==> flow/design.v (excerpt) <==
module pit(
	input               clk,
	input               rst_n,
	output              irq,
	input       [2:0]   io_address,
	input               io_read,
	output reg  [7:0]   io_readdata,
	input               io_write,
	input       [7:0]   io_writedata,
	output              speaker_out,
	input      [27:0]   clock_rate
);
export LEC_CHECK = 0
export ABC_AREA = 0
export CAP_MARGIN = 20
export CELL_PAD_IN_SITES_DETAIL_PLACEMENT = 1
export CORE_ASPECT_RATIO = 0.63
export CORE_MARGIN = 5
export CORE_UTILIZATION = 64
export CTS_CLUSTER_DIAMETER = 61
export GPL_ROUTABILITY_DRIVEN = 0
export HOLD_SLACK_MARGIN = 0.19
export MIN_ROUTING_LAYER = met1
export PLACE_DENSITY_LB_ADDON = 0.29
export SETUP_SLACK_MARGIN = 2.04
export SLEW_MARGIN = 5
create_clock -name core_clock -period 6.96 [get_ports {clk}]
run.sh (not shown) runs the stock make flow with config.mk's settings and CLKGATE_MAP_FILE=.
The baseline never finished: it broke off in clock tree synthesis with DPL-0033.
Then changed:
- ABC_AREA: 0 -> not set
- CELL_PAD_IN_SITES_DETAIL_PLACEMENT: 1 -> not set
- CORE_ASPECT_RATIO: 0.63 -> not set
- CORE_MARGIN: 5 -> 2
- CORE_UTILIZATION: 64 -> 40
- CTS_CLUSTER_DIAMETER: 61 -> not set
- GPL_ROUTABILITY_DRIVEN: 0 -> not set
- HOLD_SLACK_MARGIN: 0.19 -> not set
- MIN_ROUTING_LAYER: met1 -> not set
- PLACE_DENSITY_LB_ADDON: 0.29 -> not set
- SETUP_SLACK_MARGIN: 2.04 -> not set
- SLEW_MARGIN: 5 -> 20
- clock period: 6.96 -> 5.47 ns (I/O delays scaled with it)
=> The changed run completed with no timing, DRC or antenna violations. Die size went up by 47%. Area after synthesis stays the same. Synthesized cell count is unchanged.
Then changed:
- MIN_ROUTING_LAYER: not set -> met2
- TNS_END_PERCENT: not set -> 5
- clock period: 5.47 -> 10.0 ns (I/O delays scaled with it)
After rerunning:
- routed wire length rises by about 5%
- core utilization falls by 0.16 points
- clock-buffer cell count rises by 4
- final area falls by 0.34%
- sequential cell count stays the same
- synthesized area stays the same
- critical path depth rises by 1
Then changed:
- ABC_AREA: not set -> 1
- CORE_UTILIZATION: 40 -> 72
- MIN_ROUTING_LAYER: met2 -> not set
- PLACE_DENSITY: not set -> 0.4
- TNS_END_PERCENT: 5 -> not set
- clock period: 10.0 -> 3.62 ns (I/O delays scaled with it)
The new run produced a layout that fails on setup timing.
Total power rises to 3.0 times its value.
Final area came out higher by a few percent.
Clock skew fell by 0.0046 ns.
Global-route usage increases by 6.3 points.
Clock power goes up to 2.9 times its value.
Final cell count climbs by a few percent.
Non-clock buffer count increases by 20.
Wire length goes up by a few percent.
Flip-flop count does not change.
Via count came out lower by about a fifth.
Combinational power climbs to 3.5 times its value.

---

Starting RTL as in the previous note.
clock: 3.56 ns
lec_check: 0
cap_margin: 20
cell_pad_in_sites_detail_placement: 0
core_margin: 2
core_utilization: 40
gpl_routability_driven: 0
setup_slack_margin: 0.14
slew_margin: 20
The starting point completed and failed the layout checks on negative setup slack.
Next try:
CELL_PAD_IN_SITES_DETAIL_PLACEMENT = 2   (was 0)
GPL_ROUTABILITY_DRIVEN = unset   (was 0)
SETUP_SLACK_MARGIN = unset   (was 0.14)
Effect:
- The new run finished with max-capacitance violations, max-slew violations, negative setup slack left
- worst setup slack degrades by 1.2 ns
- maximum frequency is lower by 25%
- cell count went up by 1.0%
- total power is higher by 27%
- sequential share of layout area falls by 1.1 points
- combinational power rose by 65%
- register-to-register slack got worse by 1.2 ns
- global-route usage goes up by 26 points
- critical path depth is lower by 6
Next try:
CELL_PAD_IN_SITES_DETAIL_PLACEMENT = unset   (was 2)
CORE_UTILIZATION = 72   (was 40)
PLACE_DENSITY = 0.67   (was unset)
clock period = 9.45 ns   (was 3.56 ns; I/O delays follow)
What happened: Now the flow went through all stages and came out clean. Combinational power came out lower by well over a third. Worst setup slack improved by 5.7 ns. Sequential power came out lower by well over a third. Die size came out lower by well over a third. Cell count came out lower by about a fifth. Maximum frequency came out lower by a few percent. Clock power came out lower by well over a third.
Power figures rest on the tool's default switching activity, not on a simulated workload.
